[config.mk]
export PLATFORM = sky130hd
export DESIGN_NAME = alu
export DESIGN_NICKNAME = alu
export VERILOG_FILES = /design/flow/design.v
export SDC_FILE = /design/flow/constraint.sdc
export NUM_CORES = 4
export LEC_CHECK = 0
export ABC_AREA = 0
export CAP_MARGIN = 20
export CELL_PAD_IN_SITES_DETAIL_PLACEMENT = 1
export CORE_MARGIN = 2
export CORE_UTILIZATION = 40
export CTS_CLUSTER_DIAMETER = 149
export GPL_ROUTABILITY_DRIVEN = 0
export GPL_TIMING_DRIVEN = 0
export HOLD_SLACK_MARGIN = 0.01
export MAX_ROUTING_LAYER = met5
export MIN_ROUTING_LAYER = met2
export PLACE_DENSITY_LB_ADDON = 0.0
export SLEW_MARGIN = 20
export TNS_END_PERCENT = 75
[constraint.sdc]
create_clock -name core_clock -period 12.2 [get_ports {clk}]
set_input_delay 2.4400 -clock core_clock [delete_from_list [all_inputs] [get_ports {clk}]]
set_output_delay 2.4400 -clock core_clock [all_outputs]
set_load 0.01 [all_outputs]
[design.v]
module cla_adder(input c_in, input [3:0] A, B, output [3:0] Output, output c_out);
wire [3:0] prop,gen,carry;
assign carry[0]=c_in;
assign gen[0]=A[0]&B[0];
assign prop[0]=A[0]|B[0];
assign carry[1]=(carry[0]&prop[0])|gen[0];
assign Output[0]=A[0]^B[0]^carry[0];
assign gen[1]=A[1]&B[1];
assign prop[1]=A[1]|B[1];
assign carry[2]=(carry[1]&prop[1])|gen[1];
assign Output[1]=A[1]^B[1]^carry[1];
assign gen[2]=A[2]&B[2];
assign prop[2]=A[2]|B[2];
assign carry[3]=(carry[2]&prop[2])|gen[2];
assign Output[2]=A[2]^B[2]^carry[2];
assign gen[3]=A[3]&B[3];
assign prop[3]=A[3]|B[3];
assign c_out=(carry[3]&prop[3])|gen[3];
assign Output[3]=A[3]^B[3]^carry[3];
endmodule
module ones_compliment (
    input [7:0] A,  
    output [7:0] Output
   );
assign Output[0]=A[0]^1;
assign Output[1]=A[1]^1;
assign Output[2]=A[2]^1;
assign Output[3]=A[3]^1;
assign Output[4]=A[4]^1;
assign Output[5]=A[5]^1;
assign Output[6]=A[6]^1;
assign Output[7]=A[7]^1;
endmodule
module twos_compliment (
    input [7:0] A,   
    output [7:0] Output  
   );
wire c_out,c_out2;
wire [7:0] temp_value;
ones_compliment COMPLIMENT1(.A(A),.Output(temp_value));
cla_adder ADDER1(.c_in(1'b0), .A(temp_value[3:0]), .B(4'd1), .Output(Output[3:0]), .c_out(c_out));
cla_adder ADDER2(.c_in(1'b0), .A(temp_value[7:4]), .B({3'd0,c_out}), .Output(Output[7:4]), .c_out(c_out2));
endmodule
module ripple_cla( input c_in, input [7:0] A, B, output [7:0] Output, output c_out);
wire temp_c;
wire [7:0] D;
assign D[0]=B[0]^c_in;
assign D[1]=B[1]^c_in;
assign D[2]=B[2]^c_in;
assign D[3]=B[3]^c_in;
assign D[4]=B[4]^c_in;
assign D[5]=B[5]^c_in;
assign D[6]=B[6]^c_in;
assign D[7]=B[7]^c_in;
cla_adder CLA1(.c_in(c_in),.c_out(temp_c),.A(A[3:0]),.B(D[3:0]),.Output(Output[3:0]));
cla_adder CLA2(.c_in(temp_c),.c_out(c_out),.A(A[7:4]),.B(D[7:4]),.Output(Output[7:4]));
endmodule
module ripple_cla16(input c_in, input [15:0] A, B, output [15:0] Output, output c_out);
wire temp1_c,temp2_c,temp3_c;
wire [15:0] D;
assign D[0]=B[0]^c_in;
assign D[1]=B[1]^c_in;
assign D[2]=B[2]^c_in;
assign D[3]=B[3]^c_in;
assign D[4]=B[4]^c_in;
assign D[5]=B[5]^c_in;
assign D[6]=B[6]^c_in;
assign D[7]=B[7]^c_in;
assign D[8]=B[8]^c_in;
assign D[9]=B[9]^c_in;
assign D[10]=B[10]^c_in;
assign D[11]=B[11]^c_in;
assign D[12]=B[12]^c_in;
assign D[13]=B[13]^c_in;
assign D[14]=B[14]^c_in;
assign D[15]=B[15]^c_in;
cla_adder CLA1(.c_in(c_in),.c_out(temp1_c),.A(A[3:0]),.B(D[3:0]),.Output(Output[3:0]));
cla_adder CLA2(.c_in(temp1_c),.c_out(temp2_c),.A(A[7:4]),.B(D[7:4]),.Output(Output[7:4]));
cla_adder CLA3(.c_in(temp2_c),.c_out(temp3_c),.A(A[11:8]),.B(D[11:8]),.Output(Output[11:8]));
cla_adder CLA4(.c_in(temp3_c),.c_out(c_out),.A(A[15:12]),.B(D[15:12]),.Output(Output[15:12]));
endmodule
module booth_multiplier (
	input clk,  
	input en,  
	input [7:0] A,B,
	output [15:0] Output
);
reg [15:0] posA, negA;
reg [7:0] tempB;
wire [7:0] compA;
reg prev;
wire c_out1, c_out2;
wire [15:0] posOutput, negOutput;
reg [15:0] temp_Output;
function [7:0] sign;  
  input [7:0] A;
  input [7:0] B;
  if(A[7]==B[7])
    sign=0;
  else
    sign=1;
endfunction
function [7:0] absolute_value;  
  input [7:0] input_value;
  if(input_value>8'd127)
    absolute_value=9'd256-input_value;
  else
    absolute_value=input_value;
endfunction
assign Output=(sign(A,B)==1)?(17'd65536-temp_Output):temp_Output;
always @(posedge clk)
begin
  if(en==1)
  begin
    if(tempB[0]==1 & prev==0)
      temp_Output<=posOutput;
    else if(tempB[0]==0 & prev==1)
      temp_Output<=negOutput;
    prev<=tempB[0];
    posA<=(posA<<1);  
    negA<=(negA<<1);  
    tempB<=(tempB>>1);  
  end
  else
    begin
      posA<={8'd0,absolute_value(A)};
      negA<={8'b11111111,compA};
      tempB<=absolute_value(B);
      prev<=1'b0;
      temp_Output<=16'd0;
    end
end
twos_compliment COMPLIMENT1(.A(absolute_value(A)), .Output(compA));
ripple_cla16 CLA1(.c_in(1'b0), .A(temp_Output), .B(negA), .Output(posOutput), .c_out(c_out1));
ripple_cla16 CLA2(.c_in(1'b0), .A(temp_Output), .B(posA), .Output(negOutput), .c_out(c_out2));
endmodule
module display_module (
	input clk,  
	input rst,  
  	input [6:0] b1,b2,b3,b4,  
  	output output_o1,output_o2,output_o3,output_o4,
  	output [0:6] output_bcd
);
reg o1,o2,o3,o4;
reg [0:6] bcd;
reg [63:0] display_count; 
reg [63:0] count;  
assign output_o1=o1;
assign output_o2=o2;
assign output_o3=o3;
assign output_o4=o4;
assign output_bcd=bcd;
always @(posedge clk)
begin
	if(rst==1)
		count=0;
	else
		count=display_count+1;
	if(count%256<=60)
	begin
		o1<=1;
		o2<=1;
		o3<=1;
		o4<=0;
		bcd<=b4;
	end
	else if(count%256>60 & count%256<=120)
	begin
		o1<=1;
		o2<=1;
		o3<=0;
		o4<=1;
		bcd<=b3;
	end
	else if(count%256>120 & count%256<=180 )
	begin
		o1<=1;
		o2<=0;
		o3<=1;
		o4<=1;
		bcd<=b2;
	end
	else if(count%256>180 & count%256<=240 )
	begin
		o1<=0;
		o2<=1;
		o3<=1;
		o4<=1;
		bcd<=b1;
	end
	else if(count==240)
	begin
		count=0;
	end
	display_count<=count;
end
endmodule
module alu(input read,write,dig1,dig2,dig3,dig4,rst,clk,rev,exec,sign, output o1,o2,o3,o4, output [0:6] bcd);
localparam RESET=4'd0;
localparam IDLE=4'd1;
localparam ADDRESS=4'd2;
localparam DISPLAY=4'd3;
localparam WRITE=4'd4;
localparam EXECUTE=4'd5;
localparam DEBOUNCER_CONSTANT=32'b0111_1111_1111_1111_1111_1111_1111_1111;
localparam DEBOUNCER_CLOCK=10;
localparam OPERATOR=4'd1;
localparam OPERAND1=4'd2;
localparam OPERAND2=4'd3;
localparam ADD=4'd0;
localparam SUB=4'd1;
localparam MUL=4'd2;
localparam DIV=4'd3;
reg [3:0] state, location_state;  
reg [3:0] location_state_q;
reg [3:0] di1,di2,di3,di4,di5,add1,add2,add4;  
reg [3:0] di1_q,di2_q,di3_q,di4_q,di5_q,add1_q,add2_q,add4_q;
reg [6:0] b1,b2,b3,b4;  
reg [6:0] b1_q,b2_q,b3_q,b4_q;
reg [63:0] main_count; 
reg [63:0] main_count_q;
reg [31:0] debouncer4,debouncer3,debouncer2,debouncer1;  
reg [31:0] debouncer4_q,debouncer3_q,debouncer2_q,debouncer1_q;
reg [7:0] value, address;  
reg [7:0] value_q, address_q;
reg [31:0] temp_register;  
reg [31:0] temp_register_q;
reg mem_we;  
reg [31:0] mem_wdata;  
reg [31:0] memory[0:31];  
reg [7:0] temp_value,temp_display1,temp_display2;  
reg idle,address_read,mul_en;  
reg address_read_q,mul_en_q;
reg sign_1, sign_2; 
reg sign_1_q, sign_2_q;
wire temp_c_sub,temp_c_add;  
wire [7:0] add_output,sub_output;  
wire [15:0] mul_output, div_output;
function [6:0] bcd_number;  
	input reg [3:0] d;
	case (d)
		4'd0:bcd_number=7'b0000001;
		4'd1:bcd_number=7'b1001111;
		4'd2:bcd_number=7'b0010010;
		4'd3:bcd_number=7'b0000110;
		4'd4:bcd_number=7'b1001100;
		4'd5:bcd_number=7'b0100100;
		4'd6:bcd_number=7'b0100000;
		4'd7:bcd_number=7'b0001111;
		4'd8:bcd_number=7'b0000000;
		4'd9:bcd_number=7'b0001100;
		4'd10:bcd_number=7'b0001000;
		4'd11:bcd_number=7'b1100000;
		4'd12:bcd_number=7'b0110001;
		4'd13:bcd_number=7'b1000010;
		4'd14:bcd_number=7'b0110000;
		4'd15:bcd_number=7'b0111000;
		default:bcd_number=7'b1111111;
	endcase
endfunction
function [6:0] bcd_operator;  
	input reg [3:0] d;
	case (d)
		ADD:bcd_operator=7'b0001000;
		SUB:bcd_operator=7'b0100100;
		MUL:bcd_operator=7'b0011000;
		DIV:bcd_operator=7'b1000010;
		default:bcd_operator=7'b1111111;
	endcase
endfunction
function [7:0] absolute_value;  
	input [7:0] input_value;
	if(input_value>8'd127)
		absolute_value=9'd256-input_value;
	else
		absolute_value=input_value;
endfunction
always @(*)
begin
	if (rst==1)
		state=RESET;
	else if(idle==1)
		state=IDLE;
	else if(address_read_q==1 & exec==1)
		state=EXECUTE;
	else if(address_read_q==1 & read==1)
		state=DISPLAY;
	else if (address_read_q==1 & write==1)
		state=WRITE;
	else if (read==1 | write==1 | exec==1)
		state=ADDRESS;
	else
		state=IDLE;
end
always @(posedge clk)
begin
	if(read==1 | write==1 | rst==1 | exec==1)
		idle<=0;
	else
		idle<=1;
end
always @(*)
begin
	mul_en=mul_en_q;address_read=address_read_q;
	location_state=location_state_q;
	address=address_q;value=value_q;
	di1=di1_q;di2=di2_q;di3=di3_q;di4=di4_q;di5=di5_q;add1=add1_q;add2=add2_q;add4=add4_q;
	b1=b1_q;b2=b2_q;b3=b3_q;b4=b4_q;
	main_count=main_count_q;
	debouncer1=debouncer1_q;debouncer2=debouncer2_q;debouncer3=debouncer3_q;debouncer4=debouncer4_q;
	temp_register=temp_register_q;
	sign_1=sign_1_q;sign_2=sign_2_q;
	temp_value=0;temp_display1=0;temp_display2=0;
	mem_we=0;mem_wdata=0;
	case(state)
		RESET:
			begin
				mul_en=0;address_read=0;
				location_state=RESET;
				address=0;value=0;  
				main_count=0;temp_register=0;sign_1=1;sign_2=1;
				debouncer1=0;debouncer2=0;debouncer3=0;debouncer4=0;
				di1=0;di2=0;di3=0;di4=0;di5=0;add1=0;add2=0;add4=0;  
				b4=7'b0110001;	 
				b3=7'b1110001;	 
				b2=7'b0110000;	 
				b1=7'b1101010;	 
			end
		IDLE:
			begin
				mul_en=0;address_read=0;
				location_state=RESET;
				b4=7'b1001111;	 
				b3=7'b1000010;	 
				b2=7'b1110001;	 
				b1=7'b0110000;	 
			end
		ADDRESS:
			begin
				main_count=main_count+1;
				if(main_count==DEBOUNCER_CLOCK)
				begin
					debouncer1=(debouncer1<<1)+dig1;
					debouncer2=(debouncer2<<1)+dig2;
					debouncer4=(debouncer4<<1)+dig4;
					if(debouncer4==DEBOUNCER_CONSTANT)
					begin
						address_read=1;
						address={add2,add1};  
					end
					else
					begin
						if(debouncer1==DEBOUNCER_CONSTANT)
						begin
							if(rev==0) 
								add1=(add1+1)%16;
							else
								add1=(add1-1)%16;
						end
						if(debouncer2==DEBOUNCER_CONSTANT)
						begin
							if(rev==0) 
								add2=(add2+1)%2;
							else
								add2=(add2-1)%2;
						end
					end
					main_count=0;
					b4=7'b0001000;	 
					b3=7'b1000010;	 
					b2=bcd_number(add2);
					b1=bcd_number(add1);
				end
			end
		EXECUTE:
			begin
				temp_register=memory[address_q];
				case(temp_register[3:0])
					ADD:
						begin
							temp_value=absolute_value(add_output);
							if(temp_register[15]==0 & temp_register[23]==0 & add_output[7]==1)
							begin
								b3=7'b1111111; 
								b2=7'b1111111; 
								b1=7'b1100010;  
							end
							else if(temp_register[15]==1 & temp_register[23]==1 & add_output[7]==0)
							begin
								b3=7'b1111111; 
								b2=7'b1111111; 
								b1=7'b1100011;  
							end
							else
							begin
								if(temp_value!=add_output)
									b3=7'b1111110;  
								else
									b3=7'b1111111; 
								b4=7'b1110110;  
								b2=bcd_number(temp_value[7:4]);
								b1=bcd_number(temp_value[3:0]);
							end
						end
					SUB:
						begin
							temp_value=absolute_value(sub_output);
							if(temp_register[15]==0 & temp_register[23]==1 & sub_output[7]==1)
							begin
								b3=7'b1111111; 
								b2=7'b1111111; 
								b1=7'b1100010;  
							end
							else if(temp_register[15]==1 & temp_register[23]==0 & sub_output[7]==0)
							begin
								b3=7'b1111111; 
								b2=7'b1111111; 
								b1=7'b1100011;  
							end
							else
							begin
								if(temp_value!=sub_output)
									b3=7'b1111110;  
								else
									b3=7'b1111111; 
								b4=7'b1110110;  
								b2=bcd_number(temp_value[7:4]);
								b1=bcd_number(temp_value[3:0]);
							end
						end
					MUL:
						begin
							mul_en=1;
							b4=bcd_number(mul_output[15:12]);
							b3=bcd_number(mul_output[11:8]);
							b2=bcd_number(mul_output[7:4]);
							b1=bcd_number(mul_output[3:0]);
						end
					DIV:
						begin
							b2=bcd_number(div_output[7:4]);
							b1=bcd_number(div_output[3:0]);
						end
					default:
						begin
							b4=7'b1110110;  
							b2=7'b1111110;  
							b1=7'b1111110;  
						end
				endcase
			end
		WRITE:
			begin
				main_count=main_count+1;
				if(main_count==DEBOUNCER_CLOCK)
				begin
					debouncer1=(debouncer1<<1)+dig1;
					debouncer2=(debouncer2<<1)+dig2;
					debouncer3=(debouncer3<<1)+dig3;
					debouncer4=(debouncer4<<1)+dig4;
					if(location_state==RESET)
						location_state=OPERATOR;
					if(debouncer4==DEBOUNCER_CONSTANT)
					begin
						location_state=location_state+1;
						if(location_state>=4)
						begin
							if(sign_1==0)
								temp_display1 = 9'd256-{di3,di2};
							else
								temp_display1={di3,di2};
							if(sign_2==0)
								temp_display2 = 9'd256-{di5,di4};
							else
								temp_display2={di5,di4};
							mem_we=1;
							mem_wdata={8'd0,temp_display2,temp_display1,4'd0,di1};
							address_read=0;
							location_state=RESET;
						end
					end
					else
					begin
						if (location_state==OPERATOR)
						begin
							if(debouncer1==DEBOUNCER_CONSTANT)
							begin
								if(rev==0) 
									di1=(di1+1)%4;
								else
									di1=(di1-1)%4;
							end
						end
						else if(location_state==OPERAND1)
						begin
							sign_1=sign;
							if(debouncer1==DEBOUNCER_CONSTANT)
							begin
								if(rev==0) 
									di2=(di2+1)%16;
								else
									di2=(di2-1)%16;
							end
							if(debouncer2==DEBOUNCER_CONSTANT)
							begin
								sign_1=sign;
								if(rev==0) 
									di3=(di3+1)%8;
								else
									di3=(di3-1)%8;
							end
						end
						else if(location_state==OPERAND2)
						begin
							if(debouncer1==DEBOUNCER_CONSTANT)
							begin
								sign_2=sign;
								if(rev==0) 
									di4=(di4+1)%16;
								else
									di4=(di4-1)%16;
							end
							if(debouncer2==DEBOUNCER_CONSTANT)
							begin
								sign_2=sign;
								if(rev==0) 
									di5=(di5+1)%8;
								else
									di5=(di5-1)%8;
							end
						end
					end
					main_count=0;
					if(location_state==OPERATOR)
					begin
						b4=7'b1100010;  
						b3=7'b0011000;  
						b2=7'b1111111; 
						b1=bcd_operator(di1);
					end
					else if (location_state==OPERAND1)
					begin
						b4=7'b1001111;  
						if(sign)
							b3=7'b1111111;  
						else
							b3=7'b1111110;  
						b2=bcd_number(di3);
						b1=bcd_number(di2);
					end
					else if (location_state==OPERAND2)
					begin
						b4=7'b0010010;  
						if(sign)
							b3=7'b1111111;  
						else
							b3=7'b1111110;  
						b2=bcd_number(di5);
						b1=bcd_number(di4);
					end
					else
					begin
						b4=7'b1111110;  
						b3=7'b1111110;  
						b2=7'b1111110;  
						b1=7'b1111110;  
					end
				end
			end
		DISPLAY:
			begin
				main_count=main_count+1;
				if(main_count==DEBOUNCER_CLOCK)
				begin
					debouncer1=(debouncer1<<1)+dig1;
					debouncer2=(debouncer2<<1)+dig2;
					debouncer3=(debouncer3<<1)+dig3;
					debouncer4=(debouncer4<<1)+dig4;
					if(debouncer4==DEBOUNCER_CONSTANT)
					begin
						address_read=0;
						location_state=RESET;
					end
					else
					begin
						if(debouncer1==DEBOUNCER_CONSTANT)
							location_state=OPERATOR;
						if(debouncer2==DEBOUNCER_CONSTANT)
							location_state=OPERAND1;
						if(debouncer3==DEBOUNCER_CONSTANT)
							location_state=OPERAND2;
					end
					main_count=0;
					temp_register=memory[address_q];
					if(location_state==OPERATOR)
					begin
						b4=7'b1100010;  
						b3=7'b0011000;  
						b2=7'b1111111; 
						b1=bcd_operator(temp_register[3:0]);
					end
					else if (location_state==OPERAND1)
					begin
						temp_value=absolute_value(temp_register[15:8]);
						b4=7'b1001111;  
						if(temp_value!=temp_register[15:8])
							b3=7'b1111110;  
						else
							b3=7'b1111111; 
						b2=bcd_number(temp_value[7:4]);
						b1=bcd_number(temp_value[3:0]);
					end
					else if (location_state==OPERAND2)
					begin
						temp_value=absolute_value(temp_register[23:16]);
						b4=7'b0010010;  
						if(temp_value!=temp_register[23:16])
							b3=7'b1111110;  
						else
							b3=7'b1111111; 
						b2=bcd_number(temp_value[7:4]);
						b1=bcd_number(temp_value[3:0]);
					end
					else
					begin
						b4=7'b1000010;	 
						b3=7'b1001111;	 
						b2=7'b0100100;	 
						b1=7'b0011000;	 
					end
				end
			end
	endcase
end
always @(posedge clk)
begin
	mul_en_q<=mul_en;address_read_q<=address_read;
	location_state_q<=location_state;
	address_q<=address;value_q<=value;
	di1_q<=di1;di2_q<=di2;di3_q<=di3;di4_q<=di4;di5_q<=di5;add1_q<=add1;add2_q<=add2;add4_q<=add4;
	b1_q<=b1;b2_q<=b2;b3_q<=b3;b4_q<=b4;
	main_count_q<=main_count;
	debouncer1_q<=debouncer1;debouncer2_q<=debouncer2;debouncer3_q<=debouncer3;debouncer4_q<=debouncer4;
	temp_register_q<=temp_register;
	sign_1_q<=sign_1;sign_2_q<=sign_2;
	if(mem_we)
		memory[address_q]<=mem_wdata;
end
assign div_output=16'd0;
ripple_cla RIPPLE_CLA1(.c_in(1'b0), .c_out(temp_c_add), .A(temp_register_q[15:8]), .B(temp_register_q[23:16]), .Output(add_output));
ripple_cla RIPPLE_CLA2(.c_in(1'b1), .c_out(temp_c_sub), .A(temp_register_q[15:8]), .B(temp_register_q[23:16]), .Output(sub_output));
booth_multiplier BOOTH(.clk(clk), .A(temp_register_q[15:8]), .B(temp_register_q[23:16]), .en(mul_en_q), .Output(mul_output));
display_module DISPLAY1(.clk(clk), .rst(rst), .b1(b1_q), .b2(b2_q), .b3(b3_q), .b4(b4_q), .output_bcd(bcd), .output_o1(o1), .output_o2(o2), .output_o3(o3), .output_o4(o4));
endmodule
[run.sh]
#!/bin/bash
# the make line also repeats each setting of config.mk as NAME=value (left out here)
make -C /OpenROAD-flow-scripts/flow DESIGN_CONFIG=/design/flow/config.mk WORK_HOME=/design/flow/orfs CLKGATE_MAP_FILE= finish
==> results.json, run 1 <==
{
  "status": "finished clean",
  "p_clk_mw": 3.22,
  "routedWlPerCell_um": 28.3,
  "ys_types": 95,
  "end_kind": "flip-flop",
  "ys_cells": 3756,
  "htreeDepth": 3,
  "cp_slowest_cell": "fa_1",
  "wl_um": 162000,
  "fin_ws_ns": 4.31,
  "crit_family": "adder cells",
  "p_switching_mw": 2.68,
  "p_comb_mw": 1.69,
  "edf_count": 920,
  "post-place-ws_ns": 4.32,
  "hold_buffers": 0,
  "rows": 129,
  "p_sw_share_pct": 30.2,
  "clkTransAtPathRegs_ns": 0.06,
  "cp.required_ns": 12.84,
  "crit_end": "BOOTH.temp_Output[15]",
  "logic_family": "simple AND/OR/NAND/NOR gates",
  "vdd_drop_max_v": 0.000122,
  "critPathBufInv": 0,
  "power_mw": 8.85,
  "fin_crit_ns": 7.89,
  "p_int_mw": 6.17,
  "whs_path_depth": 2,
  "holdPathEnd": "BOOTH.tempB[1]",
  "synth_top_cell_by_count": "edfxtp_1",
  "synthTopCellsByCount": "edfxtp_1 (920), nor2_1 (268), nand2_1 (222)",
  "slowest_delay_ns": 0.49,
  "seq_power_share_pct": 44.5,
  "worstSetupStartpointType": "flip-flop",
  "io_pins": 22,
  "design.core.area_um2": 123000,
  "dr_total_vias": 44700,
  "drt_iter0_markers": 8058,
  "ff_type": "edfxtp_1",
  "synthAdderAreaFrac_pct": 4.92,
  "cts_buffer_depth": 3,
  "post_cts_buffers": 0,
  "cts.repair.resized": 0,
  "fin_crit_sh_pct": 64.6,
  "yosysWarnings": 3,
  "hold_class": "reg -> reg",
  "comb_power_share_pct": 19.1,
  "hpwl_um": 113000,
  "top_power_group": "sequential cells",
  "rrSetupSlack_ns": 4.31,
  "ys_ff": 994,
  "clkPwrFrac_pct": 36.4,
  "synth_area_um2": 49700,
  "setup_tns_ns": 0,
  "post_drt_via_cell_ratio": 7.82,
  "ys_sh_xor_pct": 3.29,
  "yosysTopAreaCell": "edfxtp_1",
  "root_buffer": "clkbuf_16",
  "critical_path_class": "reg -> reg",
  "r2r-end": "BOOTH.temp_Output[15]",
  "ys_area_um2": 49700,
  "grtUsageTotal_pct": 37.7,
  "fmax_ghz": 0.127,
  "ys_sh_simple_pct": 12.5,
  "grt_setup_unrepaired": "no",
  "relSlewSlack_pct": 21.4,
  "postRouteAntennaNets": 0,
  "hold_viol": 0,
  "finalSetupViolCount": 0,
  "die_w_um": 356,
  "power_density_nw_per_um2": 156,
  "core_util_floorplan_pct": 40.2,
  "worst-slew-pin-transition_ns": 1.16,
  "ys_seq_share_pct": 58.6,
  "synthArstFlopShare_pct": 0,
  "crit_arrival_ns": 8.52,
  "area_leaders": "edfxtp_1 (56%), mux4_2 (7.0%), ha_1 (3.1%)",
  "first_global_vias": 51900,
  "insertion_delay_ns": 0.79,
  "path_common_cell": "fa_1",
  "skew_ns": 0.0620,
  "min_from": "BOOTH.tempB[2]",
  "top_cell_area_share_pct": 55.6,
  "gr-total-overflow": 0,
  "path_max_fanout": 3,
  "openroad.warnings": 109,
  "cts_tree": "built",
  "port_buffers": 21,
  "pg_seq_mw": 3.94,
  "areaGrowthSynthToFinish_pct": 14.4,
  "cts_buffers": 111,
  "die_area_um2": 127000,
  "cp-startpoint": "BOOTH.temp_Output[0]",
  "drv_cap": 0,
  "r2r_start": "BOOTH.temp_Output[0]",
  "cp_cell_sequence": "ha_1, maj3_1, fa_1, fa_1, fa_1, fa_1, fa_1, fa_1, fa_1, fa_1, fa_1, fa_1, fa_1, fa_1, fa_1, xor2_1, nor2_1, a211oi_1, xor2_1, and2_1",
  "drc": 0,
  "aoi_share_pct": 8.05,
  "cts.sinks": 994,
  "avgSynthCellArea_um2": 13.2,
  "grt_first_pass_wirelength_um": 238000,
  "reg2regPathDepth": 20,
  "antenna_found_initial": 2,
  "synth.area.mux_share_pct": 9.81,
  "netlist_instances": 3756,
  "power.leakage_nw": 17.6,
  "fp_nets": 3934,
  "final_nets": 4164,
  "die_h_um": 356,
  "crit_cells": 20,
  "grt_max_degree": 39,
  "maxSlewViolCount": 0,
  "dr.pass1.iters": 15
}
==> cell type report <==
class,instances,area [µm²]
fillers,12500,66600
flip-flops and latches,994,29100
multi-input cells,2439,19400
clock buffers,142,2930
well taps,1637,2050
repair buffers,117,1410
plain buffers,200,923
clock inverters,64,485
inverters,123,464
diodes,8,20.0
==> through the flow <==
stage / area, µm² / cells / util (%) / hold WS (ns)
after global placement: 51900 / 5414 / 42.0 / 0.418
final: 56800 / 5724 / 46.0 / 0.437
after global routing: 56800 / 5717 / 46.0 / 0.484
after CTS: 56800 / 5716 / 46.0 / 0.448
after floorplan: 49700 / 3756 / - / 0.401
after detailed placement: 53400 / 5510 / 43.2 / 0.433
==> layer usage <==
layer | track usage, % | routed length (µm) | up-vias
li1 | - | - | 14700
met1 | - | 0 | 15000
met2 | 44.1 | 80200 | 13500
met3 | 49.8 | 66700 | 1435
met4 | 9.28 | 13300 | 75
met5 | 12.7 | 2070 | -
==> inputs of run 2 (changes only) <==
CELL_PAD_IN_SITES_DETAIL_PLACEMENT = unset   (was 1)
CORE_UTILIZATION = 72   (was 40)
CTS_CLUSTER_DIAMETER = unset   (was 149)
CTS_CLUSTER_SIZE = 42   (was unset)
GPL_ROUTABILITY_DRIVEN = unset   (was 0)
GPL_TIMING_DRIVEN = unset   (was 0)
HOLD_SLACK_MARGIN = unset   (was 0.01)
MAX_ROUTING_LAYER = unset   (was met5)
MIN_ROUTING_LAYER = unset   (was met2)
SETUP_SLACK_MARGIN = 1.34   (was unset)
TNS_END_PERCENT = unset   (was 75)
clock period = 4.6 ns   (was 12.2 ns; I/O delays follow)
==> run 2 against run 1 <==
  * The run now fails in global routing
  * Synthesized cell count did not move
  * Synthesized area stayed put
  * Die area shrank 44%
==> results.json, run 2 <==
{
  "synthAdderAreaFrac_pct": 4.92,
  "netlist_instances": 3756,
  "logic_family": "simple AND/OR/NAND/NOR gates",
  "avgSynthCellArea_um2": 13.2,
  "die_h_um": 267,
  "ys_sh_xor_pct": 3.29,
  "cts_buffer_depth": 3,
  "top_cell_area_share_pct": 55.6,
  "yosysTopAreaCell": "edfxtp_1",
  "ys_seq_share_pct": 58.6,
  "error": "[ERROR GRT-0232] Routing congestion too high. Check the congestion heatmap in the GUI.",
  "synth_area_um2": 49700,
  "root_buffer": "clkbuf_16",
  "fp_nets": 3934,
  "gr-total-overflow": 165,
  "core_util_floorplan_pct": 72.5,
  "cts_buffers": 96,
  "die_w_um": 267,
  "ff_type": "edfxtp_1",
  "ys_area_um2": 49700,
  "ys_ff": 994,
  "area_leaders": "edfxtp_1 (56%), mux4_2 (7.0%), ha_1 (3.1%)",
  "io_pins": 22,
  "aoi_share_pct": 8.05,
  "edf_count": 920,
  "gp_congestion": 0.984,
  "rows": 96,
  "yosysWarnings": 3,
  "status": "did not finish",
  "hpwl_um": 103000,
  "ys_types": 95,
  "synthTopCellsByCount": "edfxtp_1 (920), nor2_1 (268), nand2_1 (222)",
  "die_area_um2": 71100,
  "cts.sinks": 994,
  "placedCellCount": 4955,
  "post-place-ws_ns": -1.90,
  "ys_cells": 3756,
  "port_buffers": 21,
  "synthArstFlopShare_pct": 0,
  "synth.area.mux_share_pct": 9.81,
  "lastStage": "global routing",
  "htreeDepth": 3,
  "design.core.area_um2": 68500,
  "synth_top_cell_by_count": "edfxtp_1",
  "grtUsageTotal_pct": 80.7,
  "ys_sh_simple_pct": 12.5
}
==> run 2: routing by layer <==
layer	GRT usage (%)	GRT overflow
met1	80.9	2
met4	79.3	70
met2	93.4	86
met3	69.5	6
met5	44.2	1
==> run 2: what timing repair did <==
action / 4_1_cts
cloned: 34
gates resized: 266
setup buffers: 73
pin swaps: 87
setup endpoints to repair: 1605
hold buffers: 0
==> run 2: per-stage QoR <==
stage	total power, mW	cell area (µm²)
floorplan	13.6	50200
global placement	15.1	55200
detailed placement	15.4	55200
CTS	24.7	61100
==> inputs of run 3 (changes only) <==
ABC_AREA = 1   (was 0)
CELL_PAD_IN_SITES_DETAIL_PLACEMENT = 1   (was unset)
CORE_ASPECT_RATIO = 0.89   (was unset)
CORE_UTILIZATION = 59   (was 72)
CTS_CLUSTER_SIZE = unset   (was 42)
GPL_TIMING_DRIVEN = 1   (was unset)
HOLD_SLACK_MARGIN = 0.16   (was unset)
PLACE_DENSITY_LB_ADDON = 0.06   (was 0.0)
SETUP_SLACK_MARGIN = 3.25   (was 1.34)
SLEW_MARGIN = 0   (was 20)
clock period = 12.2 ns   (was 4.6 ns; I/O delays follow)
==> run 3 against run 2 <==
  * The run now finishes clean
  * Synthesized area grew 1.4%
  * Synthesized cell count grew 40%
  * Die area grew 23%
==> results.json, run 3 <==
{
  "status": "finished clean",
  "synth_area_um2": 50400,
  "core_util_floorplan_pct": 59.3,
  "grt_setup_unrepaired": "no",
  "area_leaders": "edfxtp_1 (55%), nand2_1 (7.6%), nor2_1 (5.9%)",
  "p_switching_mw": 2.89,
  "clkTransAtPathRegs_ns": 0.07,
  "ys_sh_xor_pct": 1.79,
  "ys_seq_share_pct": 57.8,
  "maxSlewViolCount": 0,
  "p_comb_mw": 1.93,
  "netlist_instances": 5261,
  "vdd_drop_max_v": 0.000136,
  "grtUsageTotal_pct": 36.6,
  "synthTopCellsByCount": "nand2_1 (1022), edfxtp_1 (920), nor2_1 (788)",
  "setup_tns_ns": 0,
  "ys_area_um2": 50400,
  "cp-startpoint": "BOOTH.temp_Output[0]",
  "fin_crit_ns": 7.73,
  "cp_slowest_cell": "fa_1",
  "wl_um": 162000,
  "cp.required_ns": 12.82,
  "dr.pass1.iters": 6,
  "ys_cells": 5261,
  "cp_cell_sequence": "ha_1, maj3_1, fa_1, fa_1, fa_1, fa_1, fa_1, fa_1, fa_1, fa_1, fa_1, fa_1, fa_1, fa_1, fa_1, xor2_1, o211ai_1, o21ai_0, a21oi_1",
  "critical_path_class": "reg -> reg",
  "crit_family": "adder cells",
  "reg2regPathDepth": 19,
  "ys_sh_simple_pct": 21.0,
  "post_cts_buffers": 0,
  "routedWlPerCell_um": 25.0,
  "dr_total_vias": 40800,
  "crit_cells": 19,
  "drc": 0,
  "postRouteAntennaNets": 0,
  "ff_type": "edfxtp_1",
  "hold_viol": 0,
  "path_max_fanout": 6,
  "pg_seq_mw": 3.98,
  "worst-slew-pin-transition_ns": 1.13,
  "comb_power_share_pct": 21.6,
  "slowest_delay_ns": 0.49,
  "drt_iter0_markers": 4703,
  "grt_first_pass_wirelength_um": 247000,
  "fmax_ghz": 0.129,
  "p_sw_share_pct": 32.5,
  "drv_cap": 0,
  "hpwl_um": 104000,
  "die_area_um2": 87700,
  "die_w_um": 314,
  "logic_family": "simple AND/OR/NAND/NOR gates",
  "p_int_mw": 6.01,
  "relSlewSlack_pct": 24.4,
  "whs_path_depth": 2,
  "htreeDepth": 3,
  "post-place-ws_ns": 4.53,
  "critPathBufInv": 0,
  "synthAdderAreaFrac_pct": 4.81,
  "path_common_cell": "fa_1",
  "crit_arrival_ns": 8.35,
  "r2r-end": "BOOTH.temp_Output[15]",
  "power.leakage_nw": 20.1,
  "first_global_vias": 42200,
  "openroad.warnings": 121,
  "yosysTopAreaCell": "edfxtp_1",
  "ys_types": 57,
  "areaGrowthSynthToFinish_pct": 9.62,
  "aoi_share_pct": 8.53,
  "insertion_delay_ns": 0.70,
  "gp_congestion": 0.953,
  "final_nets": 5451,
  "r2r_start": "BOOTH.temp_Output[0]",
  "antenna_found_initial": 3,
  "crit_end": "BOOTH.temp_Output[15]",
  "top_cell_area_share_pct": 54.9,
  "power_density_nw_per_um2": 161,
  "yosysWarnings": 3,
  "worstSetupStartpointType": "flip-flop",
  "rrSetupSlack_ns": 4.47,
  "clkPwrFrac_pct": 33.7,
  "synth.area.mux_share_pct": 0,
  "finalSetupViolCount": 0,
  "gr-total-overflow": 0,
  "cts_buffer_depth": 3,
  "top_power_group": "sequential cells",
  "fp_nets": 5439,
  "holdPathEnd": "BOOTH.tempB[6]",
  "port_buffers": 21,
  "io_pins": 22,
  "design.core.area_um2": 84900,
  "cts.sinks": 994,
  "hold_buffers": 0,
  "hold_class": "reg -> reg",
  "cts.repair.resized": 0,
  "seq_power_share_pct": 44.7,
  "post_drt_via_cell_ratio": 6.28,
  "cts_buffers": 100,
  "die_h_um": 280,
  "p_clk_mw": 3.00,
  "avgSynthCellArea_um2": 9.57,
  "edf_count": 920,
  "min_from": "BOOTH.tempB[7]",
  "cts_tree": "built",
  "rows": 101,
  "root_buffer": "clkbuf_16",
  "synthArstFlopShare_pct": 0,
  "skew_ns": 0.0312,
  "end_kind": "flip-flop",
  "ys_ff": 994,
  "synth_top_cell_by_count": "nand2_1",
  "fin_ws_ns": 4.47,
  "grt_max_degree": 149,
  "fin_crit_sh_pct": 63.4
}
-- run 3: routing by layer --
layer	up-vias	track usage, %	wire (µm)
met5	-	0	13
met4	2	16.7	7220
met3	483	6.25	14200
met2	2093	59.6	77200
met1	20200	48.3	63700
li1	18000	-	-
-- run 3: layout make-up --
type,count,area (µm²)
fill,9335,29700
sequential,994,29100
multi-input combinational,3505,18300
clock buffer,129,2640
inverter,568,2140
tap,1133,1420
timing repair buffer,104,1100
clock inverter,52,440
antenna,2,5.00
-- run 3: per-stage QoR --
stage / utilization [%] / hold slack, ns / area (µm²) / std cells / total power [mW]
3_5_place_dp: 61.1 / 0.439 / 51800 / 6288 / 5.87
6_report: 65.0 / 0.463 / 55200 / 6487 / 8.91
4_1_cts: 64.7 / 0.467 / 54900 / 6469 / 8.85
3_3_place_gp: 60.9 / 0.415 / 51700 / 6279 / 5.75
5_1_grt: 65.0 / 0.484 / 55200 / 6485 / 9.22
2_1_floorplan: - / 0.406 / 50400 / 5261 / 5.28
==> inputs of run 4 (changes only) <==
ABC_AREA = 0   (was 1)
CAP_MARGIN = 5   (was 20)
CELL_PAD_IN_SITES_GLOBAL_PLACEMENT = 3   (was unset)
CORE_ASPECT_RATIO = 0.59   (was 0.89)
CORE_MARGIN = 7   (was 2)
CORE_UTILIZATION = 52   (was 59)
CTS_CLUSTER_DIAMETER = 77   (was unset)
GPL_ROUTABILITY_DRIVEN = 0   (was unset)
HOLD_SLACK_MARGIN = unset   (was 0.16)
MIN_ROUTING_LAYER = met1   (was unset)
SETUP_SLACK_MARGIN = -0.95   (was 3.25)
SLEW_MARGIN = 40   (was 0)
TNS_END_PERCENT = 25   (was unset)
==> run 4 against run 3 <==
  * Clock skew is 0.0018 ns higher
  * Die area is 19% higher
  * Core utilization is 6.7 points lower
  * Critical path depth stayed put
  * Design area is 0.77% lower
  * Sequential share of layout area is 0.40 points higher
  * Flip-flop count stayed put
  * First-iteration DRC count is 14% lower
  * Global-route usage is 8.8 points lower
  * Synthesized area is 1.4% lower
  * Combinational power is 18% lower
  * Critical path type unchanged
==> results.json, run 4 <==
{
  "critical_path_class": "reg -> reg",
  "dr_total_vias": 33100,
  "root_buffer": "clkbuf_16",
  "hpwl_um": 104000,
  "cp_slowest_cell": "fa_1",
  "ys_types": 95,
  "seq_area_um2": 29100,
  "avgSynthCellArea_um2": 13.2,
  "postRouteAntennaNets": 0,
  "gr-total-overflow": 0,
  "crit_cells": 19,
  "cts.sinks": 994,
  "p_switching_mw": 2.52,
  "instances_no_fill": 5102,
  "hold_class": "reg -> reg",
  "cts_tree": "built",
  "htreeDepth": 3,
  "min_from": "BOOTH.tempB[3]",
  "synthAdderAreaFrac_pct": 4.92,
  "setup_tns_ns": 0,
  "path_max_fanout": 10,
  "ys_ff": 994,
  "antenna_found_initial": 15,
  "cts.repair.resized": 0,
  "path_common_cell": "fa_1",
  "crit_end": "BOOTH.temp_Output[15]",
  "rows": 86,
  "relSlewSlack_pct": 28.4,
  "core_util_floorplan_pct": 52.9,
  "grtUsageTotal_pct": 27.8,
  "comb_power_share_pct": 18.1,
  "holdPathEnd": "BOOTH.tempB[2]",
  "slowest_delay_ns": 0.49,
  "drt_iter0_markers": 4054,
  "post_drt_via_cell_ratio": 6.48,
  "p_clk_mw": 3.17,
  "ys_area_um2": 49700,
  "io_pins": 22,
  "area_leaders": "edfxtp_1 (56%), mux4_2 (7.0%), ha_1 (3.1%)",
  "logic_family": "simple AND/OR/NAND/NOR gates",
  "post-place-ws_ns": 4.13,
  "r2r_start": "BOOTH.temp_Output[0]",
  "seq_power_share_pct": 45.6,
  "wl_um": 149000,
  "p_sw_share_pct": 28.9,
  "cp-startpoint": "BOOTH.temp_Output[0]",
  "yosysTopAreaCell": "edfxtp_1",
  "crit_family": "adder cells",
  "grt_first_pass_wirelength_um": 219000,
  "yosysWarnings": 3,
  "p_comb_mw": 1.58,
  "die_h_um": 251,
  "pg_seq_mw": 3.98,
  "hold_buffers": 0,
  "cts_buffer_depth": 3,
  "clkTransAtPathRegs_ns": 0.07,
  "end_kind": "flip-flop",
  "status": "finished clean",
  "die_w_um": 416,
  "ff_type": "edfxtp_1",
  "worstSetupStartpointType": "flip-flop",
  "cp.required_ns": 12.81,
  "synthTopCellsByCount": "edfxtp_1 (920), nor2_1 (268), nand2_1 (222)",
  "fp_nets": 3934,
  "aoi_share_pct": 8.05,
  "power.leakage_nw": 16.8,
  "openroad.warnings": 109,
  "ys_sh_simple_pct": 12.5,
  "edf_count": 920,
  "p_int_mw": 6.20,
  "ys_sh_xor_pct": 3.29,
  "fill_cells": 9042,
  "finalSetupViolCount": 0,
  "cp_cell_sequence": "ha_1, maj3_1, fa_1, fa_1, fa_1, fa_1, fa_1, fa_1, fa_1, fa_1, fa_1, fa_1, fa_1, fa_1, fa_1, xnor2_1, a211oi_1, xor2_1, and2_1",
  "design.core.area_um2": 93900,
  "r2r-end": "BOOTH.temp_Output[15]",
  "die_area_um2": 105000,
  "top_cell_area_share_pct": 55.6,
  "fin_crit_ns": 7.99,
  "skew_ns": 0.0330,
  "fmax_ghz": 0.125,
  "port_buffers": 21,
  "fin_crit_sh_pct": 65.5,
  "power_density_nw_per_um2": 159,
  "ys_cells": 3756,
  "maxSlewViolCount": 0,
  "vdd_drop_max_v": 0.000126,
  "crit_arrival_ns": 8.60,
  "worst-slew-pin-transition_ns": 1.07,
  "drv_cap": 0,
  "grt_max_degree": 94,
  "top_power_group": "sequential cells",
  "placedCellCount": 4917,
  "synth_top_cell_by_count": "edfxtp_1",
  "areaGrowthSynthToFinish_pct": 10.3,
  "dr.pass1.iters": 6,
  "cts_buffers": 92,
  "hold_viol": 0,
  "logic_area_um2": 19600,
  "netlist_instances": 3756,
  "drc": 0,
  "synth.area.mux_share_pct": 9.81,
  "synth_area_um2": 49700,
  "grt_setup_unrepaired": "no",
  "whs_path_depth": 2,
  "fin_ws_ns": 4.21,
  "reg2regPathDepth": 19,
  "synthArstFlopShare_pct": 0,
  "critPathBufInv": 0,
  "hold_slack_ns": 0.442,
  "post_cts_buffers": 0,
  "rrSetupSlack_ns": 4.21,
  "routedWlPerCell_um": 29.2,
  "final_nets": 3916,
  "insertion_delay_ns": 0.72,
  "clkPwrFrac_pct": 36.4,
  "ys_seq_share_pct": 58.6,
  "first_global_vias": 33100
}
run 4: through the flow:
step / area, µm² / power [mW] / util [%]
floorplan: 49700 / 5.11 / -
global placement: 51200 / 5.49 / 54.5
detailed placement: 51400 / 5.58 / 54.7
CTS: 54700 / 8.74 / 58.2
global route: 54800 / 9.04 / 58.3
finish: 54800 / 8.72 / 58.3
run 4: layout make-up:
cell class / instances / area share, %
clock buffer: 109 / 4.40
antenna: 8 / 0.0365
tap: 1276 / 2.91
multi-input combinational: 2439 / 35.7
clock inverter: 65 / 1.57
timing repair buffer: 88 / 1.35
sequential: 994 / 53.1
inverter: 123 / 0.843
run 4: per-layer routing:
layer / wire length, µm / up-vias / GRT usage, %
met4: 2620 / 6 / 5.43
met5: 40 / - / 1.33
met3: 17800 / 194 / 9.92
met2: 60400 / 1436 / 37.9
li1: - / 14300 / -
met1: 68100 / 17100 / 42.9
==> inputs of run 5 (changes only) <==
ABC_AREA = 1   (was 0)
CAP_MARGIN = 20   (was 5)
CELL_PAD_IN_SITES_DETAIL_PLACEMENT = 2   (was 1)
CELL_PAD_IN_SITES_GLOBAL_PLACEMENT = unset   (was 3)
CORE_ASPECT_RATIO = 0.66   (was 0.59)
CORE_MARGIN = 3   (was 7)
CORE_UTILIZATION = 17   (was 52)
CTS_CLUSTER_DIAMETER = 49   (was 77)
CTS_CLUSTER_SIZE = 64   (was unset)
GPL_ROUTABILITY_DRIVEN = unset   (was 0)
GPL_TIMING_DRIVEN = 0   (was 1)
MAX_ROUTING_LAYER = met4   (was unset)
PLACE_DENSITY = 0.53   (was unset)
PLACE_DENSITY_LB_ADDON = unset   (was 0.06)
SETUP_SLACK_MARGIN = 0.32   (was -0.95)
SLEW_MARGIN = 20   (was 40)
TNS_END_PERCENT = 55   (was 25)
clock period = 4.49 ns   (was 12.2 ns; I/O delays follow)
==> run 5 against run 4 <==
  * Now fails the layout checks on setup timing
  * Fmax grew 22%
  * Clock skew grew 0.061 ns
  * Setup slack lost 6.3 ns
==> results.json, run 5 <==
{
  "antenna_found_initial": 12,
  "io_pins": 22,
  "post_drt_via_cell_ratio": 4.86,
  "routedWlPerCell_um": 27.0,
  "drt_iter0_markers": 7119,
  "r2r_start": "BOOTH.posA[0]",
  "port_buffers": 21,
  "seq_power_share_pct": 39.0,
  "grtUsageTotal_pct": 16.2,
  "ys_ff": 994,
  "ys_sh_xor_pct": 1.79,
  "p_switching_mw": 10.6,
  "r2r-end": "BOOTH.temp_Output[15]",
  "cts_tree": "built",
  "ys_cells": 5261,
  "areaGrowthSynthToFinish_pct": 27.8,
  "design.core.area_um2": 293000,
  "top_cell_area_share_pct": 54.9,
  "ys_seq_share_pct": 57.8,
  "min_from": "BOOTH.posA[9]",
  "synthArstFlopShare_pct": 0,
  "cp.required_ns": 5.13,
  "netlist_instances": 5261,
  "wl_um": 260000,
  "dr.pass1.iters": 7,
  "rows": 161,
  "place_area_um2": 57100,
  "post-place-ws_ns": -2.02,
  "ys_types": 57,
  "postRouteAntennaNets": 0,
  "die_area_um2": 303000,
  "grt_max_degree": 35,
  "die_w_um": 676,
  "dr_total_vias": 46800,
  "power.leakage_nw": 22.4,
  "core_util_floorplan_pct": 17.2,
  "comb_power_share_pct": 28.6,
  "worstSetupStartpointType": "flip-flop",
  "yosysWarnings": 3,
  "whs_path_depth": 2,
  "p_int_mw": 17.1,
  "cp_slowest_cell": "fa_2",
  "hold_class": "reg -> reg",
  "hold_buffers": 0,
  "critical_path_class": "reg -> reg",
  "synthTopCellsByCount": "nand2_1 (1022), edfxtp_1 (920), nor2_1 (788)",
  "fin_crit_ns": 6.53,
  "cts_buffers": 86,
  "cts_buffer_depth": 3,
  "fill_cells": 33000,
  "insertion_delay_ns": 0.75,
  "logic_family": "simple AND/OR/NAND/NOR gates",
  "holdPathEnd": "BOOTH.posA[10]",
  "synth_top_cell_by_count": "nand2_1",
  "clkPwrFrac_pct": 32.3,
  "crit_end": "BOOTH.temp_Output[15]",
  "openroad.warnings": 112,
  "root_buffer": "clkbuf_16",
  "finalSetupViolCount": 28,
  "avgSynthCellArea_um2": 9.57,
  "relSlewSlack_pct": 6.97,
  "skew_ns": 0.0940,
  "crit_arrival_ns": 7.17,
  "grt_first_pass_wirelength_um": 353000,
  "p_comb_mw": 7.93,
  "synth.area.mux_share_pct": 0,
  "fin_ws_ns": -2.04,
  "critPathBufInv": 0,
  "cp_cell_sequence": "ha_4, o21ai_0, o21ai_1, fa_2, fa_2, fa_2, fa_2, fa_2, fa_2, fa_2, fa_2, fa_2, fa_2, fa_2, fa_2, fa_2, xnor2_1, nand2_1, o211ai_1, o21ai_1, a21oi_1",
  "cts.sinks": 994,
  "drv_cap": 0,
  "hold_viol": 0,
  "path_max_fanout": 3,
  "gr-total-overflow": 0,
  "hpwl_um": 160000,
  "aoi_share_pct": 8.53,
  "crit_family": "adder cells",
  "ys_area_um2": 50400,
  "p_clk_mw": 8.96,
  "yosysTopAreaCell": "edfxtp_1",
  "vdd_drop_max_v": 0.000351,
  "power_density_nw_per_um2": 430,
  "synth_area_um2": 50400,
  "area_leaders": "edfxtp_1 (55%), nand2_1 (7.6%), nor2_1 (5.9%)",
  "final_util_pct": 21.9,
  "synthAdderAreaFrac_pct": 4.81,
  "clkTransAtPathRegs_ns": 0.09,
  "rrSetupSlack_ns": -2.04,
  "fmax_ghz": 0.153,
  "grt_setup_unrepaired": "yes",
  "ff_type": "edfxtp_1",
  "fin_crit_sh_pct": 145,
  "fin_area_um2": 64400,
  "reg2regPathDepth": 21,
  "worst-slew-pin-transition_ns": 1.39,
  "die_h_um": 448,
  "first_global_vias": 48400,
  "maxSlewViolCount": 0,
  "ys_sh_simple_pct": 21.0,
  "top_power_group": "sequential cells",
  "final_nets": 5812,
  "path_common_cell": "fa_2",
  "hold_slack_ns": 0.455,
  "fp_nets": 5439,
  "p_sw_share_pct": 38.3,
  "cp-startpoint": "BOOTH.posA[0]",
  "htreeDepth": 3,
  "crit_cells": 21,
  "slowest_delay_ns": 0.42,
  "gp_congestion": 0.944,
  "so_faults": "setup timing",
  "status": "failed layout checks",
  "drc": 0,
  "pg_seq_mw": 10.8,
  "edf_count": 920,
  "end_kind": "flip-flop"
}
[run 5: repair_timing]
action,CTS,global route
gates cloned,4,3
pin swaps,147,94
setup endpoints to repair,1593,1630
buffers inserted,121,80
resized,371,165
[run 5: layer usage]
metal,GRT usage [%],vias to the layer above,share of wire [%]
met5,-,-,0
met4,7.08,0,5.9
met3,4.49,1003,11
met2,24.2,3212,43
met1,20.5,23900,39
li1,-,18800,-
[run 5: per-stage QoR]
step | total power, mW | cells | TNS, ns
global placement | 16.2 | 9194 | -2956.59
floorplan | 14.4 | 5261 | -8.65
CTS | 26.3 | 9535 | -13.52
detailed placement | 16.7 | 9250 | -1235.88
finish | 27.7 | 9635 | -24.74
global route | 28.4 | 9626 | -27.35
[run 5: final cells by class]
type | instances | area (µm²) | area share (%)
clock inverter | 65 | 931 | 1.45
timing repair buffer | 281 | 3700 | 5.76
multi-input combinational | 3509 | 20200 | 31.4
antenna | 17 | 42.5 | 0.0661
sequential | 994 | 29100 | 45.2
inverter | 568 | 2190 | 3.40
clock buffer | 95 | 2250 | 3.49
buffer | 194 | 1010 | 1.57
tap | 3912 | 4890 | 7.60
==> inputs of run 6 (changes only) <==
ABC_AREA = unset   (was 1)
CELL_PAD_IN_SITES_DETAIL_PLACEMENT = unset   (was 2)
CORE_ASPECT_RATIO = unset   (was 0.66)
CORE_MARGIN = 2   (was 3)
CORE_UTILIZATION = 70   (was 17)
CTS_CLUSTER_DIAMETER = unset   (was 49)
CTS_CLUSTER_SIZE = 24   (was 64)
GPL_TIMING_DRIVEN = unset   (was 0)
MAX_ROUTING_LAYER = unset   (was met4)
MIN_ROUTING_LAYER = unset   (was met1)
PLACE_DENSITY = unset   (was 0.53)
SETUP_SLACK_MARGIN = unset   (was 0.32)
TNS_END_PERCENT = unset   (was 55)
clock period = 6.16 ns   (was 4.49 ns; I/O delays follow)
==> run 6 against run 5 <==
  * The layout still fails its checks (setup timing)
  * First-iteration DRC count is 3.8% lower
  * Design area is 14% lower
  * Sequential power is 27% lower
  * Sequential share of layout area up 7.4 points
  * Flip-flop count unchanged
  * Largest cell class unchanged
  * Setup slack improved by 1.6 ns
  * Highest routed layer is now met5
  * Critical path type unchanged
  * Wire length is 39% lower
==> results.json, run 6 <==
{
  "cts_buffer_depth": 3,
  "crit_end": "BOOTH.temp_Output[15]",
  "r2r_start": "BOOTH.temp_Output[0]",
  "cp_cell_sequence": "ha_4, maj3_2, fa_2, fa_2, fa_2, fa_2, fa_2, fa_2, fa_2, fa_2, fa_2, fa_2, fa_2, fa_2, fa_2, xor2_1, nor2_1, a211oi_2, xor2_1, and2_1",
  "post-place-ws_ns": -0.563,
  "root_buffer": "clkbuf_16",
  "worstSetupStartpointType": "flip-flop",
  "synthTopCellsByCount": "edfxtp_1 (920), nor2_1 (268), nand2_1 (222)",
  "ys_sh_simple_pct": 12.5,
  "ys_sh_xor_pct": 3.29,
  "final_nets": 4028,
  "fin_crit_ns": 6.59,
  "comb_power_share_pct": 17.6,
  "hold_viol": 0,
  "wl_um": 158000,
  "skew_ns": 0.0733,
  "htreeDepth": 3,
  "slowest_delay_ns": 0.40,
  "cp-startpoint": "BOOTH.temp_Output[0]",
  "post_drt_via_cell_ratio": 7.45,
  "grt_max_degree": 95,
  "io_pins": 22,
  "grt_first_pass_wirelength_um": 233000,
  "whs_path_depth": 2,
  "top_cell_area_share_pct": 55.6,
  "drt_iter0_markers": 6852,
  "port_buffers": 21,
  "seq_power_share_pct": 44.9,
  "rows": 97,
  "p_int_mw": 12.5,
  "worst-slew-pin-transition_ns": 1.21,
  "p_comb_mw": 3.10,
  "hold_class": "reg -> reg",
  "relSlewSlack_pct": 19.0,
  "maxSlewViolCount": 0,
  "fp_nets": 3934,
  "pg_seq_mw": 7.89,
  "hold_buffers": 0,
  "synth.area.mux_share_pct": 9.81,
  "design.core.area_um2": 70100,
  "setup_tns_ns": -0.640,
  "postRouteAntennaNets": 0,
  "ys_cells": 3756,
  "die_h_um": 270,
  "openroad.warnings": 114,
  "crit_family": "adder cells",
  "p_sw_share_pct": 28.9,
  "netlist_instances": 3756,
  "instances_no_fill": 4870,
  "path_common_cell": "fa_2",
  "end_kind": "flip-flop",
  "synthArstFlopShare_pct": 0,
  "path_max_fanout": 2,
  "reg2regPathDepth": 20,
  "fin_ws_ns": -0.434,
  "first_global_vias": 35500,
  "finalSetupViolCount": 2,
  "gr-total-overflow": 0,
  "core_util_floorplan_pct": 70.8,
  "clkTransAtPathRegs_ns": 0.06,
  "grtUsageTotal_pct": 43.2,
  "status": "failed layout checks",
  "crit_cells": 20,
  "cts_tree": "built",
  "p_switching_mw": 5.08,
  "area_leaders": "edfxtp_1 (56%), mux4_2 (7.0%), ha_1 (3.1%)",
  "aoi_share_pct": 8.05,
  "placedCellCount": 4688,
  "clkPwrFrac_pct": 37.4,
  "avgSynthCellArea_um2": 13.2,
  "critPathBufInv": 0,
  "min_from": "BOOTH.tempB[2]",
  "ys_ff": 994,
  "synthAdderAreaFrac_pct": 4.92,
  "synth_area_um2": 49700,
  "diodes": 0,
  "die_w_um": 270,
  "final_util_pct": 78.9,
  "fmax_ghz": 0.152,
  "cts_buffers": 98,
  "ff_type": "edfxtp_1",
  "edf_count": 920,
  "fin_crit_sh_pct": 107,
  "ys_types": 95,
  "hpwl_um": 93600,
  "crit_arrival_ns": 7.15,
  "so_faults": "setup timing",
  "drc": 0,
  "grt_setup_unrepaired": "yes",
  "die_area_um2": 73100,
  "ys_seq_share_pct": 58.6,
  "rrSetupSlack_ns": -0.43,
  "vdd_drop_max_v": 0.000411,
  "holdPathEnd": "BOOTH.tempB[1]",
  "gp_congestion": 0.996,
  "power.leakage_nw": 17.5,
  "drv_cap": 0,
  "dr.pass1.iters": 10,
  "areaGrowthSynthToFinish_pct": 11.5,
  "r2r-end": "BOOTH.temp_Output[15]",
  "critical_path_class": "reg -> reg",
  "synth_top_cell_by_count": "edfxtp_1",
  "logic_family": "simple AND/OR/NAND/NOR gates",
  "p_clk_mw": 6.57,
  "antenna_found_initial": 3,
  "power_density_nw_per_um2": 317,
  "cts.sinks": 994,
  "yosysWarnings": 3,
  "dr_total_vias": 36300,
  "hold_slack_ns": 0.444,
  "yosysTopAreaCell": "edfxtp_1",
  "top_power_group": "sequential cells",
  "cp.required_ns": 6.72,
  "cp_slowest_cell": "fa_2",
  "ys_area_um2": 49700,
  "routedWlPerCell_um": 32.4,
  "insertion_delay_ns": 0.73
}
## run 6: area by class of cell
class / count / area [µm²]
fillers: 3712 / 14800
clock inverters: 58 / 826
inverters: 123 / 462
flip-flops and latches: 994 / 29100
well taps: 940 / 1180
multi-input cells: 2439 / 19500
clock buffers: 122 / 2640
repair buffers: 194 / 1640
## run 6: timing repair
item | in CTS | in global routing
endpoints found under the setup margin | 2 | 12
pin swaps | 18 | 6
setup buffers | 1 | 1
cloned | 0 | 0
gates resized | 8 | 11
## run 6: metrics by stage
stage / power [mW] / instance area (µm²)
floorplan: 10.1 / 49700
global placement: 10.8 / 51800
detailed placement: 10.9 / 51800
CTS: 17.4 / 55300
global route: 18.1 / 55400
finish: 17.6 / 55400
## run 6: routing by layer
layer | part of all wire [%] | global-route usage, % | vias up
li1 | - | - | 14500
met1 | 33 | 54.1 | 17300
met2 | 46 | 67.4 | 3540
met3 | 14 | 12.7 | 907
met4 | 7.8 | 25.8 | 4
met5 | 0.018 | 0 | -
==> inputs of run 7 (changes only) <==
ABC_AREA = 1   (was unset)
CAP_MARGIN = 5   (was 20)
CELL_PAD_IN_SITES_DETAIL_PLACEMENT = 0   (was unset)
CORE_ASPECT_RATIO = 0.89   (was unset)
CORE_UTILIZATION = 72   (was 70)
CTS_CLUSTER_DIAMETER = 338   (was unset)
CTS_CLUSTER_SIZE = 13   (was 24)
GPL_TIMING_DRIVEN = 1   (was unset)
HOLD_SLACK_MARGIN = -0.09   (was unset)
PLACE_DENSITY_LB_ADDON = 0.06   (was unset)
SETUP_SLACK_MARGIN = 0.02   (was unset)
SLEW_MARGIN = 30   (was 20)
clock period = 5.5 ns   (was 6.16 ns; I/O delays follow)
==> run 7 against run 6 <==
  * Still fails the layout checks on setup timing
  * Global-route usage is 6.7 points lower
  * Combinational power is 34% higher
  * Sequential power is 11% higher
  * Core utilization is 0.062 points higher
  * Cell count is 29% higher
  * Die area is 1.4% lower
  * Sequential share of layout area is 0.66 points higher
  * Clock-buffer cell count is 9 lower
  * Clock skew is 0.0060 ns lower
  * First-iteration DRC count is 27% lower
  * Clock power is 15% lower
  * Via count is 6.8% higher
  * Critical path type unchanged
  * Largest cell class unchanged
  * Largest power group unchanged
==> results.json, run 7 <==
{
  "status": "failed layout checks",
  "so_faults": "setup timing",
  "power.leakage_nw": 20.0,
  "wl_um": 131000,
  "crit_family": "adder cells",
  "logic_area_um2": 18500,
  "ff_type": "edfxtp_1",
  "path_common_cell": "fa_2",
  "cp-startpoint": "BOOTH.posA[0]",
  "rows": 91,
  "end_kind": "flip-flop",
  "hold_class": "reg -> reg",
  "openroad.warnings": 119,
  "power_density_nw_per_um2": 339,
  "avgSynthCellArea_um2": 9.57,
  "critical_path_class": "reg -> reg",
  "yosysWarnings": 3,
  "hold_buffers": 0,
  "relSlewSlack_pct": 30.7,
  "slowest_delay_ns": 0.41,
  "r2r-end": "BOOTH.temp_Output[15]",
  "top_power_group": "sequential cells",
  "synthArstFlopShare_pct": 0,
  "finalSetupViolCount": 3,
  "comb_power_share_pct": 22.4,
  "seq_power_share_pct": 47.3,
  "clkTransAtPathRegs_ns": 0.07,
  "cp_slowest_cell": "fa_2",
  "core_util_floorplan_pct": 72.8,
  "hold_slack_ns": 0.428,
  "hpwl_um": 85700,
  "die_area_um2": 72100,
  "port_buffers": 21,
  "holdPathEnd": "BOOTH.prev",
  "fill_cells": 4520,
  "clkPwrFrac_pct": 30.3,
  "p_comb_mw": 4.14,
  "ys_cells": 5261,
  "fin_crit_sh_pct": 116,
  "yosysTopAreaCell": "edfxtp_1",
  "crit_cells": 19,
  "ys_sh_xor_pct": 1.79,
  "cts_buffers": 86,
  "post-place-ws_ns": -0.870,
  "dr.pass1.iters": 9,
  "grtUsageTotal_pct": 36.6,
  "cp.required_ns": 6.07,
  "fin_crit_ns": 6.36,
  "root_buffer": "clkbuf_16",
  "reg2regPathDepth": 19,
  "worst-slew-pin-transition_ns": 1.03,
  "critPathBufInv": 0,
  "fp_nets": 5439,
  "cts.sinks": 994,
  "worstSetupStartpointType": "flip-flop",
  "synth_top_cell_by_count": "nand2_1",
  "gr-total-overflow": 0,
  "area_leaders": "edfxtp_1 (55%), nand2_1 (7.6%), nor2_1 (5.9%)",
  "synthAdderAreaFrac_pct": 4.81,
  "post_drt_via_cell_ratio": 6.18,
  "synth_area_um2": 50400,
  "routedWlPerCell_um": 20.9,
  "grt_setup_unrepaired": "yes",
  "whs_path_depth": 2,
  "pg_seq_mw": 8.77,
  "final_nets": 5485,
  "rrSetupSlack_ns": -0.86,
  "drt_iter0_markers": 4982,
  "top_cell_area_share_pct": 54.9,
  "maxSlewViolCount": 0,
  "synth.area.mux_share_pct": 0,
  "fin_ws_ns": -0.865,
  "skew_ns": 0.0672,
  "cp_cell_sequence": "ha_4, maj3_2, fa_2, fa_2, fa_2, fa_2, fa_2, fa_2, fa_2, fa_2, fa_2, fa_2, fa_2, fa_2, fa_2, xor2_1, o211ai_1, o21ai_1, a21oi_1",
  "min_from": "BOOTH.tempB[0]",
  "antenna_found_initial": 4,
  "ys_seq_share_pct": 57.8,
  "die_h_um": 254,
  "vdd_drop_max_v": 0.000465,
  "instances_no_fill": 6270,
  "p_clk_mw": 5.61,
  "logic_family": "simple AND/OR/NAND/NOR gates",
  "ys_types": 57,
  "drc": 0,
  "placedCellCount": 6141,
  "edf_count": 920,
  "gp_congestion": 0.970,
  "drv_cap": 0,
  "path_max_fanout": 3,
  "hold_viol": 0,
  "cts_tree": "built",
  "die_w_um": 284,
  "power_mw": 18.5,
  "io_pins": 22,
  "seq_area_um2": 29100,
  "design.core.area_um2": 69200,
  "diodes": 0,
  "areaGrowthSynthToFinish_pct": 8.58,
  "crit_arrival_ns": 6.93,
  "p_switching_mw": 5.84,
  "fmax_ghz": 0.157,
  "aoi_share_pct": 8.53,
  "insertion_delay_ns": 0.70,
  "synthTopCellsByCount": "nand2_1 (1022), edfxtp_1 (920), nor2_1 (788)",
  "p_int_mw": 12.7,
  "ys_ff": 994,
  "first_global_vias": 36900,
  "netlist_instances": 5261,
  "grt_first_pass_wirelength_um": 203000,
  "postRouteAntennaNets": 0,
  "htreeDepth": 3,
  "r2r_start": "BOOTH.posA[0]",
  "p_sw_share_pct": 31.5,
  "ys_area_um2": 50400,
  "grt_max_degree": 159,
  "cts_buffer_depth": 3,
  "dr_total_vias": 38700,
  "ys_sh_simple_pct": 21.0,
  "crit_end": "BOOTH.temp_Output[15]"
}
[run 7: stage by stage]
stage,util [%],setup TNS (ns),area [µm²]
2_1_floorplan,-,-1.38,50400
3_3_place_gp,75.3,-1.75,52100
3_5_place_dp,75.3,-1.97,52100
4_1_cts,78.8,-2.02,54600
5_1_grt,79.0,-2.85,54700
6_report,79.0,-1.98,54700
[run 7: repair_timing]
item	in CTS	in global routing
buffers inserted	0	8
setup endpoints to repair	5	13
pin swaps	6	4
resized	2	21
[run 7: final cells by class]
cell class | count | share of cell area, %
flip-flops and latches | 994 | 53.2
multi-input cells | 3505 | 33.8
clock buffers | 113 | 4.12
inverters | 568 | 3.92
repair buffers | 152 | 2.41
well taps | 930 | 2.13
clock inverters | 8 | 0.375
[run 7: routing by layer]
layer | track usage [%] | wire [µm]
met1 | 51.8 | 51100
met2 | 57.0 | 59300
met3 | 7.68 | 15900
met4 | 12.5 | 4720
met5 | 0 | 0
Power and IR drop assume default switching activity.
